==> flow/design.v <==
module pwm_hw(
input clk,      			 
input reset,  			     
input red,                   
input green,                 
input blue,                  
output [19:0] Red_High_HW,   
output [19:0] Red_Low_HW,    
output [19:0] Green_High_HW, 
output [19:0] Green_Low_HW,  
output [19:0] Blue_High_HW,  
output [19:0] Blue_Low_HW    
             );
HW_PWM Red(.clk(clk),.reset(reset),.Colour_input(red),.High_Count(Red_High_HW),.Low_Count(Red_Low_HW));           
HW_PWM Green(.clk(clk),.reset(reset),.Colour_input(green),.High_Count(Green_High_HW), .Low_Count(Green_Low_HW));  
HW_PWM Blue(.clk(clk),.reset(reset),.Colour_input(blue),.High_Count(Blue_High_HW), .Low_Count(Blue_Low_HW));      
endmodule
module HW_PWM(
input clk,                     
input reset,                   
input Colour_input,            
output reg [19:0] High_Count,  
output reg [19:0] Low_Count    
            );
reg PrevPwm;                   
reg [19:0]Count;               
always@(posedge clk)
begin
if (!reset)                    
    begin
	Count<=20'b0;
	High_Count<=20'b0;
	Low_Count<=20'b0;          
	PrevPwm<=1'b0;
	end
else if(Colour_input==1)       
   begin
	if(PrevPwm!=Colour_input)  
		begin
 		Low_Count<=Count;      
		PrevPwm<=1'b1;         
		Count<=20'b0;          
		end
	else
		begin                  
		Count<=Count+1'b1;     
		end
  end
else if(Colour_input==0)       
	begin
	if(PrevPwm!=Colour_input)  
		begin
		High_Count<=Count;     
		PrevPwm<=Colour_input; 
		Count<=20'b0;          
		end
else
     begin                     
     Count<=Count+1'b1;        
     end     
end
end			
endmodule			
export LEC_CHECK = 0
export CAP_MARGIN = 20
export CORE_MARGIN = 2
export CORE_UTILIZATION = 58
export CTS_CLUSTER_SIZE = 40
export SLEW_MARGIN = 20
create_clock -name core_clock -period 0.992 [get_ports {clk}]
run.sh (not shown) runs the stock make flow with config.mk's settings and CLKGATE_MAP_FILE=.
The starting point never finished: it broke off in 4_1_cts with DPL-0038.
Next try:
Settings changed: CORE_UTILIZATION 58 to 40, CTS_CLUSTER_SIZE 40 to default, PLACE_DENSITY from default to 0.6.
Clock period 0.992 ns to 2.0 ns, I/O delays scaled along.
=> Now the flow produced a clean layout; die area climbs by 43%; synthesized cell count stays the same; synthesized area is unchanged.

Setup of wip/ember:
RTL: the design.v shown in full above, as it stands there.
make LEC_CHECK=0 ABC_AREA=1 CAP_MARGIN=30 CELL_PAD_IN_SITES_DETAIL_PLACEMENT=2 CORE_ASPECT_RATIO=0.57 CORE_MARGIN=9 CORE_UTILIZATION=20 CTS_CLUSTER_DIAMETER=363 CTS_CLUSTER_SIZE=32 GPL_ROUTABILITY_DRIVEN=0 MAX_ROUTING_LAYER=met5 MIN_ROUTING_LAYER=met1 PLACE_DENSITY_LB_ADDON=0.01 SLEW_MARGIN=0 TNS_END_PERCENT=90 finish   # period 1.53 ns
wip/ember: no failed stages, no open violations at the end
Inputs modified between wip/ember and wip/raven:
==> flow/config.mk <==
export PLATFORM = sky130hd
export DESIGN_NAME = pwm_hw
export DESIGN_NICKNAME = pwm_hw
export VERILOG_FILES = /design/flow/design.v
export SDC_FILE = /design/flow/constraint.sdc
export NUM_CORES = 4
export LEC_CHECK = 0
export ABC_AREA = 1
export CAP_MARGIN = 20
export CELL_PAD_IN_SITES_DETAIL_PLACEMENT = 2
export CORE_ASPECT_RATIO = 0.57
export CORE_MARGIN = 6
export CORE_UTILIZATION = 20
export CTS_CLUSTER_SIZE = 32
export GPL_ROUTABILITY_DRIVEN = 0
export HOLD_SLACK_MARGIN = 0.27
export MAX_ROUTING_LAYER = met5
export MIN_ROUTING_LAYER = met1
export PLACE_DENSITY_LB_ADDON = 0.01
export SLEW_MARGIN = 0
export TNS_END_PERCENT = 85
### Flow results
wip/raven vs. wip/ember: worst IR drop on VDD lost about 15%; largest stage delay on the critical path picked up an extra 0.02 ns; cell leakage power lost 0.45%; clock-pin slew on the worst setup and hold paths neither gained nor lost much. wip/ember -> wip/raven: top achievable clock speed increased slightly. Compared with wip/ember, in wip/raven power has increased, relative contribution of combinational cells to total power has decreased.
Modified inputs, wip/harbor compared to wip/raven
==> flow/config.mk <==
export PLATFORM = sky130hd
export DESIGN_NAME = pwm_hw
export DESIGN_NICKNAME = pwm_hw
export VERILOG_FILES = /design/flow/design.v
export SDC_FILE = /design/flow/constraint.sdc
export NUM_CORES = 4
export LEC_CHECK = 0
export CAP_MARGIN = 20
export CORE_MARGIN = 2
export CORE_UTILIZATION = 64
export PLACE_DENSITY = 0.6
export SLEW_MARGIN = 20
==> flow/constraint.sdc <==
create_clock -name core_clock -period 1.55 [get_ports {clk}]
set_input_delay 0.3100 -clock core_clock [delete_from_list [all_inputs] [get_ports {clk}]]
set_output_delay 0.3100 -clock core_clock [all_outputs]
set_load 0.01 [all_outputs]
Notes after the runs:
- No crash in wip/harbor: every stage finished, but the layout fails its final checks due to negative setup slack.
- | utilization after layout | higher: wip/harbor |
- When the final numbers for wip/harbor and wip/raven were put side by side, the number of well-tap cells placed turned out to be smaller in wip/harbor.
- ~same clock latency on the worst-skew pair in wip/harbor and wip/raven
- Combinational cell fraction of total power: wip/harbor < wip/raven
Edits applied to the flow inputs when going from wip/harbor to wip/cedar:
-- flow/config.mk --
<<< wip/harbor, line 6
export NUM_CORES = 4
export LEC_CHECK = 0
export CAP_MARGIN = 20
export CORE_MARGIN = 2
>>> wip/cedar, line 6
export NUM_CORES = 4
export LEC_CHECK = 0
export ABC_AREA = 1
export CAP_MARGIN = 20
export CORE_MARGIN = 2
==> flow/constraint.sdc <==
create_clock -name core_clock -period 2.43 [get_ports {clk}]
set_input_delay 0.4860 -clock core_clock [delete_from_list [all_inputs] [get_ports {clk}]]
set_output_delay 0.4860 -clock core_clock [all_outputs]
set_load 0.01 [all_outputs]
==> comparison <==
The final layout from wip/cedar, which completed every stage, passed the timing, DRC and antenna checks at the end of the flow.
Going from wip/harbor to wip/cedar, layout net count +137, clock power now sits lower.
Of wip/cedar and wip/harbor, it is wip/cedar that has the lower total number of cells along the worst setup path.
Edits applied to the flow inputs when going from wip/cedar to wip/delta:
-- flow/config.mk --
<<< wip/cedar, line 9
export CAP_MARGIN = 20
export CORE_MARGIN = 2
export CORE_UTILIZATION = 64
export PLACE_DENSITY = 0.6
export SLEW_MARGIN = 20
>>> wip/delta, line 9
export CAP_MARGIN = 20
export CORE_MARGIN = 2
export CORE_UTILIZATION = 70
export CTS_CLUSTER_DIAMETER = 243
export CTS_CLUSTER_SIZE = 22
export PLACE_DENSITY = 0.6
export SLEW_MARGIN = 20
==> flow/constraint.sdc <==
create_clock -name core_clock -period 0.94 [get_ports {clk}]
set_input_delay 0.1880 -clock core_clock [delete_from_list [all_inputs] [get_ports {clk}]]
set_output_delay 0.1880 -clock core_clock [all_outputs]
set_load 0.01 [all_outputs]
==> results <==
- Of wip/delta and wip/cedar, only wip/cedar finishes the flow clean.
- Yosys chip area essentially unchanged between wip/cedar and wip/delta.
- For the starting density of the core, wip/delta came in 6.8 points higher than wip/cedar did.
- As far as share of flip-flops with an asynchronous set or reset is concerned, wip/cedar and wip/delta perform about the same.
- Compared with wip/cedar, in wip/delta die area now sits lower; placer congestion estimate rose by 14%; area of the placeable core went down; height of the chip -4.6 µm.
- Diff wip/delta and wip/cedar: horizontal die dimension higher in wip/cedar
- Synthesized cell count: wip/delta vs wip/cedar identical
- From wip/cedar to wip/delta the numbers moved as follows: cell row count lower, sequential element share of the synthesized area roughly the same.
Here is what was changed in the inputs of wip/umber compared with wip/delta.
==> flow/config.mk <==
export PLATFORM = sky130hd
export DESIGN_NAME = pwm_hw
export DESIGN_NICKNAME = pwm_hw
export VERILOG_FILES = /design/flow/design.v
export SDC_FILE = /design/flow/constraint.sdc
export NUM_CORES = 4
export LEC_CHECK = 0
export CAP_MARGIN = 20
export CORE_MARGIN = 2
export CORE_UTILIZATION = 72
export CTS_CLUSTER_SIZE = 21
export HOLD_SLACK_MARGIN = -0.09
export PLACE_DENSITY = 0.6
export SLEW_MARGIN = 20
==> flow/constraint.sdc <==
create_clock -name core_clock -period 1.55 [get_ports {clk}]
set_input_delay 0.3100 -clock core_clock [delete_from_list [all_inputs] [get_ports {clk}]]
set_output_delay 0.3100 -clock core_clock [all_outputs]
set_load 0.01 [all_outputs]
Notes after the runs:
wip/umber: it failed during clock tree synthesis, and the tool reported DPL-0038. From wip/delta to wip/umber the numbers moved as follows: floorplan net count went down by about 22%; netlist area before placement went up by 2.3%; synthesized netlist cell count went down by about 23%. Comparing wip/delta and wip/umber, the lower area share of xor/xnor cells in the synthesized design is on wip/delta.

Setup of lane 1:
Starts from the design.v that is shown in full above.
make LEC_CHECK=0 CAP_MARGIN=20 CORE_MARGIN=2 CORE_UTILIZATION=72 CTS_CLUSTER_DIAMETER=94 PLACE_DENSITY_LB_ADDON=0.06 SETUP_SLACK_MARGIN=0.38 SLEW_MARGIN=20 TNS_END_PERCENT=5 finish   # period 1.32 ns
Flow for lane 1 halted at detailed placement, error code DPL-0033.
Edits applied to the flow inputs when going from lane 1 to lane 2:
Settings: changing PLACE_DENSITY_LB_ADDON from 0.06 to 0.0; removing TNS_END_PERCENT (formerly 5).
The flow ended early for lane 2: it failed with a tool error in global placement. Lane 1 -> lane 2: synthesized area delta 0, exact match. Delta (lane 2 minus lane 1): chip area estimate from yosys synthesis closely matched the old numbers; proportion of register bits with asynchronous set or reset after synthesis level. Lane 1 -> lane 2: core utilization before placement delta 0, exact match. Comparing lane 1 against lane 2, there is no change at all in mean area per synthesized cell.
Relative to lane 2, the following input files were edited for lane 3:
Settings: a deleted PLACE_DENSITY_LB_ADDON that had been 0.0; a deleted SETUP_SLACK_MARGIN that had been 0.38; an added PLACE_DENSITY of 0.6; a change of CORE_UTILIZATION from 72 to 40; a deleted CTS_CLUSTER_DIAMETER that had been 94; a change of the clock period (ns, I/O delays scaled along) from 1.32 to 1.79.
Tally of unique sky130hd cells used after synthesis came out exactly the same in lane 2 and lane 3.
Synthesized area: lane 2 vs lane 3 identical
Taking lane 2 as 1.0, lane 3 lands at 1.8 on die area.
Summary of lane 3 over lane 2: overall die width went up, synthesized net count did not really move.
Lane 3: no failed stages, no open violations at the end
Power and IR drop assume default switching activity.
